## dlf_core
module dlf_core (
   input             clk,
   input             rstn,
   input             dlf_en,
   input  [4:0]      tdc_dout,
   input  [17:0]     dlf_a2,
   input  [17:0]     dlf_a3,
   input  [17:0]     dlf_b1,
   input  [17:0]     dlf_b2,
   input  [14:0]     dlf_sdm_nc_in,
   output [15:0]     dlf_out,
   output            dlf_valid
   );
   wire signed [5:0]  dec_in;
   wire signed [20:0] dec_out;
   wire signed [15:0] dec_out_slc;
   wire signed [15:0] dlf_sdm_nc_in_ext;
   wire signed [15:0] dlf_in;
   wire signed [15:0] lf_out;
   wire               dec_ce;
   reg  [15:0]        dlf_out_r;
   reg                dlf_valid_r;
   assign dec_in = tdc_dout - 6'sd16;
   assign dlf_sdm_nc_in_ext = {1'b0,dlf_sdm_nc_in};
   assign dec_out_slc = dec_out[20:5];
   assign dlf_in = dec_out_slc - dlf_sdm_nc_in_ext;
   decimator decimator_1(
			 .clk(clk),
			 .enable(dlf_en),
			 .rstn(rstn),
			 .filter_in(dec_in),
			 .filter_out(dec_out),
			 .ce_out(dec_ce)
			 );
   loop_filter loop_filter_1(
			     .clk(clk),
			     .rstn(rstn),
			     .enable(dec_ce),
			     .filter_in(dlf_in),
			     .ceout(),
			     .filter_out(lf_out),
			     .a2(dlf_a2),
			     .a3(dlf_a3),
			     .b1(dlf_b1),
			     .b2(dlf_b2)
			     );
   always @(posedge clk or negedge rstn) begin
      if (rstn == 1'b0) begin
	 dlf_out_r <= 16'd0;
	 dlf_valid_r <= 1'b0;
      end
      else begin
	 dlf_valid_r <= dec_ce;
	 if (dec_ce)
	   dlf_out_r <= lf_out;
      end
   end
   assign dlf_out = dlf_out_r;
   assign dlf_valid = dlf_valid_r;
endmodule
Size in the first run: roughly 110 I/O pins, about 0.061 mm2 of cells after synthesis.
Settings: LEC_CHECK=0, CAP_MARGIN=0, CORE_MARGIN=2, CORE_UTILIZATION=71, CTS_CLUSTER_SIZE=36, HOLD_SLACK_MARGIN=-0.05, SETUP_SLACK_MARGIN=4.05, SLEW_MARGIN=20; clock period 13.7 ns.
run.sh (not shown) runs the stock make flow with config.mk's settings and CLKGATE_MAP_FILE=.
The baseline finished but fails on negative setup slack.
==> next run, changes <==
CAP_MARGIN = 20   (was 0)
CORE_UTILIZATION = 57   (was 71)
CTS_CLUSTER_SIZE = not set   (was 36)
HOLD_SLACK_MARGIN = not set   (was -0.05)
SETUP_SLACK_MARGIN = not set   (was 4.05)
clock period = 24.1 ns   (was 13.7 ns; I/O delays follow)
Outcome: With this change the flow completed with no timing, DRC or antenna violations; synthesized cell count stays the same; wire length goes down by 7.1%; register-to-register slack gains 8800 ps; non-clock buffer count goes down by 740; flip-flop count does not change; cell count goes down by 5.7%; via count goes down by 11%.
==> next run, changes <==
CORE_UTILIZATION = 52   (was 57)
clock period = 12.7 ns   (was 24.1 ns; I/O delays follow)
After rerunning:
- The changed run ran to the end with violations: negative setup slack
- synthesized area does not change
- worst hold slack loses 12 ps
- die area went up by roughly a tenth
- worst setup slack loses 6500 ps
- final area went up by roughly a tenth
- final cell count went up by roughly a tenth
- global-route usage went down by 1.7 points
==> next run, changes <==
ABC_AREA = 1   (was not set)
CORE_UTILIZATION = 63   (was 52)
CTS_CLUSTER_SIZE = 97   (was not set)
TNS_END_PERCENT = 15   (was not set)
clock period = 16.5 ns   (was 12.7 ns; I/O delays follow)
What happened:
- The changed run finished with negative setup slack left
- register-to-register slack gains 5100 ps
- setup slack gains 4200 ps
- core utilization is higher by 12 points

========
Starting RTL as in the previous note.
clock: 20.7 ns
lec_check: 0
abc_area: 0
cap_margin: 20
cell_pad_in_sites_global_placement: 0
core_aspect_ratio: 1.46
core_margin: 2
core_utilization: 70
cts_cluster_diameter: 25
gpl_routability_driven: 0
max_routing_layer: met4
min_routing_layer: met1
place_density_lb_addon: 0.09
setup_slack_margin: 3.87
slew_margin: 20
==> next run, changes <==
Settings changed: CORE_UTILIZATION 70 to 71, CTS_CLUSTER_DIAMETER 25 to 143, GPL_ROUTABILITY_DRIVEN 0 to 1.
Clock period 20.7 ns to 20.4 ns, I/O delays scaled along.
After rerunning: The changed run produced a clean layout; worst setup slack got worse by 0.34 ns; via count went down by 0.53%; synthesized area stays the same; non-clock buffer count came out higher by 101.
==> next run, changes <==
Settings changed: CELL_PAD_IN_SITES_GLOBAL_PLACEMENT 0 to 2, CORE_UTILIZATION 71 to 44, GPL_ROUTABILITY_DRIVEN 1 to 0, MIN_ROUTING_LAYER met1 to met2.
Clock period 20.4 ns to 15.5 ns, I/O delays scaled along.
Now the flow finished but failed the layout checks on DRC, setup timing.
Hold slack hardly moves.
Wire length goes up by 16%.
Global-route usage is higher by 2.8 points.
Final area climbs by 5.9%.
Area after synthesis does not change.
Worst setup slack degrades by 3.6 ns.
==> next run, changes <==
Settings changed: ABC_AREA 0 to 1, CTS_CLUSTER_DIAMETER 143 to 56, GPL_TIMING_DRIVEN set to 0, MIN_ROUTING_LAYER met2 to met1, SETUP_SLACK_MARGIN 3.87 to 4.54.
What happened: The new run finished with setup timing left; cell count rose by 2.9%; hold slack barely changes; via count fell by 25%; clock skew fell by 0.0041 ns; setup slack gets better by 0.62 ns.
==> next run, changes <==
Settings changed: ABC_AREA 1 to not set, CELL_PAD_IN_SITES_GLOBAL_PLACEMENT 2 to not set, CORE_ASPECT_RATIO 1.46 to not set, CORE_UTILIZATION 44 to 11, CTS_CLUSTER_DIAMETER 56 to not set, GPL_ROUTABILITY_DRIVEN 0 to not set, GPL_TIMING_DRIVEN 0 to not set, MAX_ROUTING_LAYER met4 to not set, MIN_ROUTING_LAYER met1 to not set, PLACE_DENSITY_LB_ADDON 0.09 to not set, SETUP_SLACK_MARGIN 4.54 to not set.
Clock period 15.5 ns to 37.5 ns, I/O delays scaled along.
- This time the run completed with no timing, DRC or antenna violations
- global-route usage drops by 24 points
- setup slack gains 12 ns
- final cell count came out higher by 46%
- sequential share of layout area falls by 0.13 points
- via count falls by 9.2%
- final area came out higher by 1.4%
==> next run, changes <==
Settings changed: CORE_UTILIZATION 11 to 40, CTS_CLUSTER_DIAMETER set to 81, GPL_TIMING_DRIVEN set to 0.
Clock period 37.5 ns to 25.0 ns, I/O delays scaled along.
Result: Global-route usage climbs by 17 points; core utilization rises by 31 points; flip-flop count is unchanged.
